## wip/lagoon
==> flow/design.v <==
`timescale 1ns / 1ps
module awstm(
        pps,
        tevt,
        evt,
        rst_n,
        clk
    );
    input pps;
    input [31:0] tevt;
    output [31:0] evt;
    input rst_n;
    input clk;
    reg r_pps, r_awspps;
    reg [26:0] r_tcyc;       
    reg [26:0] r_td;         
    reg [30:0] r_awstm;      
    reg [30:0] r_tmev_next;  
    reg [31:0] r_set_tmev;  
    reg [10:0] r_tcor;       
    reg [10:0] r_tcor_max;   
    reg r_pps_lock;          
    wire evt_pps;            
    parameter [26:0] p_cyc_per_sec  = 27'd9_999;   
    parameter [26:0] p_pps_to       = 27'd14_999;  
    parameter [30:0] p_awstm_max    = 31'd99_999;   
    assign evt = r_set_tmev;
    assign evt_pps = pps & ~r_pps;
    wire [26:0] td_abs;
    wire [25:0] tmp1_td_abs;
    wire [25:0] tmp2_td_abs;
    wire [10:0] tmp_tcor_max;
    assign td_abs = (r_td[26] ? (~r_td + 17'd1): r_td);
    genvar i;
    assign tmp1_td_abs[25] = td_abs[25];  
    generate 
        for(i = 24; i >= 0; i=i-1) begin :g_tmp1_td_abs
            assign tmp1_td_abs[i] = td_abs[i+1] | td_abs[i];  
        end 
    endgenerate
    assign tmp2_td_abs[25] = tmp1_td_abs[25];
    generate
        for(i = 24; i >= 0; i=i-1) begin: g_tmp2_td_abs
            assign tmp2_td_abs[i] = tmp1_td_abs[i+1] ^ tmp1_td_abs[i];
        end
    endgenerate
    assign tmp_tcor_max[2:0] = 3'b000;
    generate 
        for(i = 0; i < 7; i=i+1) begin: g_tmp_tcor_max
            assign tmp_tcor_max[i+3] = tmp2_td_abs[25-i]; 
        end
    endgenerate
    assign tmp_tcor_max[10] = (tmp1_td_abs[20] & !tmp2_td_abs[20] ? 1'b0 : 1'b1); 
    always @(posedge clk or negedge rst_n) begin
        if(rst_n == 1'b0) begin
            r_pps <= 1'b0;
            r_awspps <= 1'b0;
            r_pps_lock <= 1'b0;
            r_tcyc <= 27'd0;
            r_td <= 27'd0;
            r_tcor <= 11'd0;
            r_tcor_max <= 11'd1024;
            r_awstm <= 31'd0;
            r_tmev_next <= 31'd0;
            r_set_tmev <= 32'd0;
        end else begin
            r_pps <= pps;
            r_tcyc <= r_tcyc + 1;
            r_tcor_max <= tmp_tcor_max;
            if(r_tcor >= r_tcor_max) begin
                r_tcor <= 10'd0;
            end else begin
                r_tcor <= r_tcor + 1;
            end
            if(r_tcyc == p_cyc_per_sec) begin
                r_awspps <= 1'b1;
            end else begin
                r_awspps <= 1'b0;
            end
            if(evt_pps) begin
                r_pps_lock <= 1'b1;
                r_tcyc <= 27'd0;
                r_td <= r_td + p_cyc_per_sec + ~r_tcyc + 27'd1;
            end else begin
                if(r_tcyc == p_pps_to) begin  
                    r_pps_lock <= 1'b0;
                    r_tcyc <= (p_pps_to - p_cyc_per_sec);     
                end                
            end
            if(r_awstm >= p_awstm_max) begin
                r_awstm <= 31'd0;
            end else begin
                if(r_tcor == r_tcor_max) begin
                    if(r_td[26]) begin  
                        r_awstm <= r_awstm;
                        r_td <= r_td + 27'd1;
                    end else begin  
                        r_awstm <= r_awstm + 31'd2;
                        r_td <= r_td - 27'd1;
                    end
                end else begin
                    r_awstm <= r_awstm + 31'd1;
                end
            end
            if(r_tmev_next == r_awstm || (r_tmev_next + 31'd1) == r_awstm) begin
                r_set_tmev <= {r_pps_lock, r_awstm};
                r_tmev_next <= r_tmev_next + tevt;
            end
            if(r_tmev_next > p_awstm_max) begin
                r_tmev_next <= r_tmev_next + ~p_awstm_max + 31'd1;
            end             
        end
    end
endmodule
Settings: LEC_CHECK=0, ABC_AREA=1, CAP_MARGIN=20, CELL_PAD_IN_SITES_GLOBAL_PLACEMENT=0, CORE_ASPECT_RATIO=0.97, CORE_MARGIN=2, CORE_UTILIZATION=68, CTS_CLUSTER_DIAMETER=234, CTS_CLUSTER_SIZE=52, GPL_TIMING_DRIVEN=1, MIN_ROUTING_LAYER=met1, SETUP_SLACK_MARGIN=0.08, SLEW_MARGIN=10; clock period 3.0 ns.
run.sh (not shown) runs the stock make flow with config.mk's settings and CLKGATE_MAP_FILE=.
The flow did not stop early for wip/lagoon: all stages ran, and the layout cleared the timing, design-rule and antenna checks.
> inputs changed (wip/lagoon -> wip/indigo)
Settings: removing CTS_CLUSTER_DIAMETER (formerly 234); changing CORE_ASPECT_RATIO from 0.97 to 1.06; changing the clock period (ns, I/O delays scaled along) from 3.0 to 3.11.
Notes after the runs:
wip/indigo: flow completed, timing, DRC and antenna clean
Delta (wip/indigo minus wip/lagoon): wire length of the first global-routing pass now sits lower; hold slack now sits lower; max-slew violation count now sits at about the same level.
Taking wip/lagoon as the reference, in wip/indigo critical path depth decreased 4; floorplan die width now smaller; final area has decreased.
Comparing wip/indigo against wip/lagoon, there is no change at all in chip area in the Yosys report.
As far as final tally of hold violations goes, wip/indigo and wip/lagoon are indistinguishable; the numbers are identical.
wip/indigo does better than wip/lagoon on pre-CTS setup slack.
[inputs] wip/harbor vs wip/indigo
Settings: clearing SETUP_SLACK_MARGIN, which used to be 0.08; clearing MIN_ROUTING_LAYER, which used to be met1; swapping 10 for 20 in SLEW_MARGIN; putting PLACE_DENSITY at 0.6 where nothing was set; swapping 68 for 27 in CORE_UTILIZATION; clearing CTS_CLUSTER_SIZE, which used to be 52; clearing CELL_PAD_IN_SITES_GLOBAL_PLACEMENT, which used to be 0; clearing ABC_AREA, which used to be 1; clearing CORE_ASPECT_RATIO, which used to be 1.06; clearing GPL_TIMING_DRIVEN, which used to be 1; swapping 3.11 for 4.27 in the clock period (ns, I/O delays scaled along).
Notes after the runs:
- Via count normalized by instance count ended up 0.86 lower on wip/harbor than on wip/indigo.
- Run comparison: wip/indigo endpoint of the most critical setup path r_td[26]$_DFF_PN0_; wip/harbor endpoint of the most critical setup path r_tmev_next[4]$_DFFE_PN0P_
- Multi-input logic portion of the cell area (lower): wip/harbor
- wip/harbor vs wip/indigo: number of placed instances with taps included down in wip/harbor
- Going from wip/indigo to wip/harbor, area of the synthesized netlist per yosys stat dropped about 11%; area of the die climbed about 120%.
- Every run (wip/indigo and wip/harbor) finished clean.
- wip/indigo leaves less setup margin than wip/harbor.
Input changes introduced in wip/tundra (baseline for comparison: wip/harbor):
Settings: PLACE_DENSITY: 0.6 -> unset; CORE_UTILIZATION: 27 -> 40; CTS_CLUSTER_DIAMETER: unset -> 217; MAX_ROUTING_LAYER: unset -> met4; the clock period (ns, I/O delays scaled along): 4.27 -> 6.0.
### Flow results
- wip/tundra: total chip power is 31% lower than what wip/harbor reported.
- wip/harbor has a higher amount of wire on met2 after detailed routing than wip/tundra.
- Per the comparison of wip/tundra with wip/harbor, arrival time reported for the critical path endpoint increased 0.37 ns, filler-free cell count of the finished design decreased 246, smallest setup slack after layout increased 1.36 ns.
Changes in wip/violet relative to wip/tundra:
Settings: CORE_ASPECT_RATIO: unset -> 0.5; ABC_AREA: unset -> 1; CTS_CLUSTER_DIAMETER: 217 -> 370; PLACE_DENSITY_LB_ADDON: unset -> 0.29; MAX_ROUTING_LAYER: met4 -> unset; CTS_CLUSTER_SIZE: unset -> 98; SETUP_SLACK_MARGIN: unset -> 0.11; TNS_END_PERCENT: unset -> 20; CORE_UTILIZATION: 40 -> 71.
### Flow results
Comparing wip/violet and wip/tundra, number of instances in the synthesized netlist is higher on wip/violet.
For cell area, dividing the value from wip/tundra by the value from wip/violet gives 0.909.
The lower non-clock buffer count in the final layout of wip/violet and wip/tundra is in wip/violet.
Comparing proportion of cell area occupied by multi-input gates for wip/violet and wip/tundra, the bigger number came from wip/tundra.
Die boundary width, wip/violet and wip/tundra, lower one = wip/tundra.
The inputs of wip/garnet differ from those of wip/violet as listed below.
Settings: clearing PLACE_DENSITY_LB_ADDON, which used to be 0.29; swapping 71 for 65 in CORE_UTILIZATION; swapping 98 for 37 in CTS_CLUSTER_SIZE; clearing ABC_AREA, which used to be 1; clearing CTS_CLUSTER_DIAMETER, which used to be 370; clearing SETUP_SLACK_MARGIN, which used to be 0.11; clearing TNS_END_PERCENT, which used to be 20; clearing CORE_ASPECT_RATIO, which used to be 0.5; swapping 6.0 for 5.37 in the clock period (ns, I/O delays scaled along).
Taking wip/violet as the reference point, the share of the clock period used by the worst path after layout of wip/garnet rises by 7.6 points. Min data arrival time of the critical path across wip/garnet and wip/violet: wip/garnet. Clock skew up 0.0056 ns in wip/garnet wrt wip/violet. wip/garnet — count of placed standard cells in the final layout, fillers left out 820 lower, wip/violet as reference. wip/garnet finished all stages; the layout is clean.
No activity file was given, so power comes from the tool's default toggle rates.
